## fp_multiplier
module fp_multiplier(input [31:0] a,input [31:0] b,output [31:0]out,input clk,
	input rst,input in_valid,output out_valid);
Size: ~4600 cells after synthesis, ~2600 flip-flops, ~100 I/O pins.
==> flow/config.mk <==
export PLATFORM = sky130hd
export DESIGN_NAME = fp_multiplier
export DESIGN_NICKNAME = fp_multiplier
export VERILOG_FILES = /design/flow/design.v
export SDC_FILE = /design/flow/constraint.sdc
export NUM_CORES = 4
export LEC_CHECK = 0
export ABC_AREA = 0
export CAP_MARGIN = 20
export CELL_PAD_IN_SITES_DETAIL_PLACEMENT = 0
export CELL_PAD_IN_SITES_GLOBAL_PLACEMENT = 3
export CORE_ASPECT_RATIO = 1.01
export CORE_MARGIN = 2
export CORE_UTILIZATION = 32
export CTS_CLUSTER_DIAMETER = 313
export CTS_CLUSTER_SIZE = 16
export GPL_ROUTABILITY_DRIVEN = 0
export GPL_TIMING_DRIVEN = 0
export HOLD_SLACK_MARGIN = 0.07
export MAX_ROUTING_LAYER = met4
export MIN_ROUTING_LAYER = met1
export PLACE_DENSITY_LB_ADDON = 0.18
export SETUP_SLACK_MARGIN = 0.47
export SLEW_MARGIN = 15
==> flow/constraint.sdc <==
create_clock -name core_clock -period 3.07 [get_ports {clk}]
set_input_delay 0.6140 -clock core_clock [delete_from_list [all_inputs] [get_ports {clk}]]
set_output_delay 0.6140 -clock core_clock [all_outputs]
set_load 0.01 [all_outputs]
run.sh (not shown) runs the stock make flow with config.mk's settings and CLKGATE_MAP_FILE=.
Change:
Settings changed: CAP_MARGIN 20 to 10, CELL_PAD_IN_SITES_GLOBAL_PLACEMENT 3 to unset, CORE_ASPECT_RATIO 1.01 to unset, CORE_UTILIZATION 32 to 59, CTS_CLUSTER_DIAMETER 313 to 199, CTS_CLUSTER_SIZE 16 to unset, GPL_ROUTABILITY_DRIVEN 0 to 1, GPL_TIMING_DRIVEN 0 to unset, HOLD_SLACK_MARGIN 0.07 to unset, MAX_ROUTING_LAYER met4 to unset, PLACE_DENSITY_LB_ADDON 0.18 to unset.
Core utilization goes up by 32 points.
Clock power climbs by 34%.
Routed wire length shrinks by 22%.
Die size falls by 45%.
Via count climbs by 1.3%.
Setup slack got worse by 0.034 ns.
Global-route usage is higher by 5.3 points.
Worst hold slack improved by 0.016 ns.
Power climbs by 8.2%.
Design area increases by 1.3%.


== oak ==
Starting RTL as in the previous note.
Design fp_multiplier, start of the top module:
module fp_multiplier(input [31:0] a,input [31:0] b,output [31:0]out,input clk,
	input rst,input in_valid,output out_valid);
	wire S3,overflow;
	wire [47:0] productd,wallace_out,product;
	wire [7:0] exponent1,exponent2;
	wire [15:0] trim;
	wire [22:0] prod;
	wire [31:0] out1,out2,out3,out1d,out2d,out3d,outd;
	wire [31:0] a15,b15,a16,b16,a17,b17,a18,b18;
	sideband side(clk,a,b,a15,b15,a16,b16,a17,b17,a18,b18);
	reg [18:0] valid;
	always @(posedge clk)
	begin
		if(rst)
			valid <= 19'b0;
		else
			valid <= {valid[17:0],in_valid};
	end
	assign out_valid = valid[18];
	xor (S3,a15[31],b15[31]);
	wallace w1({8'b0,1'b1,a[22:0]},{8'b0,1'b1,b[22:0]},clk,{trim,productd});
	DFF DFF1[47:0] (productd[47:0],clk,1'b0,product[47:0]);
	assign overflow=product[47];
	assign wallace_out=product;
	adder_8bit adder1(a15[30:23],b15[30:23],overflow,exponent1);
	adder_8bit subtract_127(exponent1,8'b10000000,1'b1,exponent2);
	shifter_1bit shift [22:0] (prod[22:0],overflow, wallace_out[45:23], wallace_out[46:24]);
	assign out1d={S3,exponent2,prod};
	DFF DFF3 [31:0] (out1d,clk,1'b0,out1);
	check_zero check1(out2d,a16,b16,out1);  
	DFF DFF4 [31:0] (out2d,clk,1'b0,out2);
	check_inf check2(out3d,a17,b17,out2);  
	DFF DFF5 [31:0] (out3d,clk,1'b0,out3);
	check_nan check3(outd,a18,b18,out3);  
	DFF DFF6 [31:0] (outd,clk,1'b0,out);
endmodule
clock: 2.02 ns
lec_check: 0
abc_area: 0
cap_margin: 10
cell_pad_in_sites_detail_placement: 0
cell_pad_in_sites_global_placement: 2
core_margin: 2
core_utilization: 72
cts_cluster_diameter: 363
cts_cluster_size: 32
gpl_routability_driven: 1
min_routing_layer: met1
place_density_lb_addon: 0.0
setup_slack_margin: 0.58
slew_margin: 15
The log for oak ends in global placement without I/O (3_1_place_gp_skip_io) with error FLW-0024, so the run never completed.
Input-level comparison between pine and oak:
Settings: ABC_AREA: 0 -> 1; SETUP_SLACK_MARGIN: 0.58 -> 0.41; CTS_CLUSTER_SIZE: 32 -> unset; CTS_CLUSTER_DIAMETER: 363 -> 330; CELL_PAD_IN_SITES_GLOBAL_PLACEMENT: 2 -> unset; the clock period (ns, I/O delays scaled along): 2.02 -> 1.35.
--- outcome ---
- Finished, but not clean: pine, with negative setup slack.
- oak and pine ended up with nearly the same count of flip-flops with a built-in enable after synthesis.
- Compare oak and pine | core area lower: oak
- The run showing the greater area share of and-or/or-and cells after synthesis is pine.
- oak -> pine: average size of a mapped cell decreased by more than 10%
- Yosys-reported design area after synthesis, pine vs oak: up slightly


## run A
fp_multiplier again, from the RTL that the note above started with.
==> flow/design.v (excerpt) <==
module fp_multiplier(input [31:0] a,input [31:0] b,output [31:0]out,input clk,
	input rst,input in_valid,output out_valid);
clock: 2.41 ns
lec_check: 0
cap_margin: 20
core_margin: 2
core_utilization: 40
slew_margin: 20
Run A has completed all stages; timing, DRC and antenna checks passed.
diff inputs: run A => run B
Settings: setting PLACE_DENSITY to 0.67 for the first time; setting ABC_AREA to 1 for the first time; setting CTS_CLUSTER_SIZE to 53 for the first time; changing CORE_UTILIZATION from 40 to 72; changing the clock period (ns, I/O delays scaled along) from 2.41 to 1.35.
--- outcome ---
STATUS run=run B STAGES=ALL_DONE FINAL_CHECKS=FAILED CAUSE=setup timing
Compared with run A, run B shows a higher maximum vdd ir drop.
Looking at number of signal-net buffers in the layout, run B sits 32% higher than run A does.
Diff run A -> run B: share of cell area taken by muxes after synthesis decreased by 0.45 points relative to the old numbers, internal cell power increased by 76% relative to the old numbers.
Against run A, via count in run B rose by more than 10%.
Compared run A against run B; sequential fraction of design power within noise.
## Diff of input files: run C against run B
Settings: setting SETUP_SLACK_MARGIN to -0.13 for the first time; setting CORE_ASPECT_RATIO to 1.81 for the first time; changing PLACE_DENSITY from 0.67 to 0.36; changing ABC_AREA from 1 to 0.
Results
- Ran to the end and failed final checks on setup timing: run C.
- Count of non-CTS inverters in the layout, run C and run B: lower on run C
- Total routed wire length on the met1 layer (lower): run C
- Via count in run C is 13% below run B.
- Run C vs. run B: fraction of power consumed by combinational cells went down by 0.7 points.
- Comparing run C and run B, the lower number of cells on the worst hold path was measured on run B.
Power is estimated from default activity; no workload was simulated.
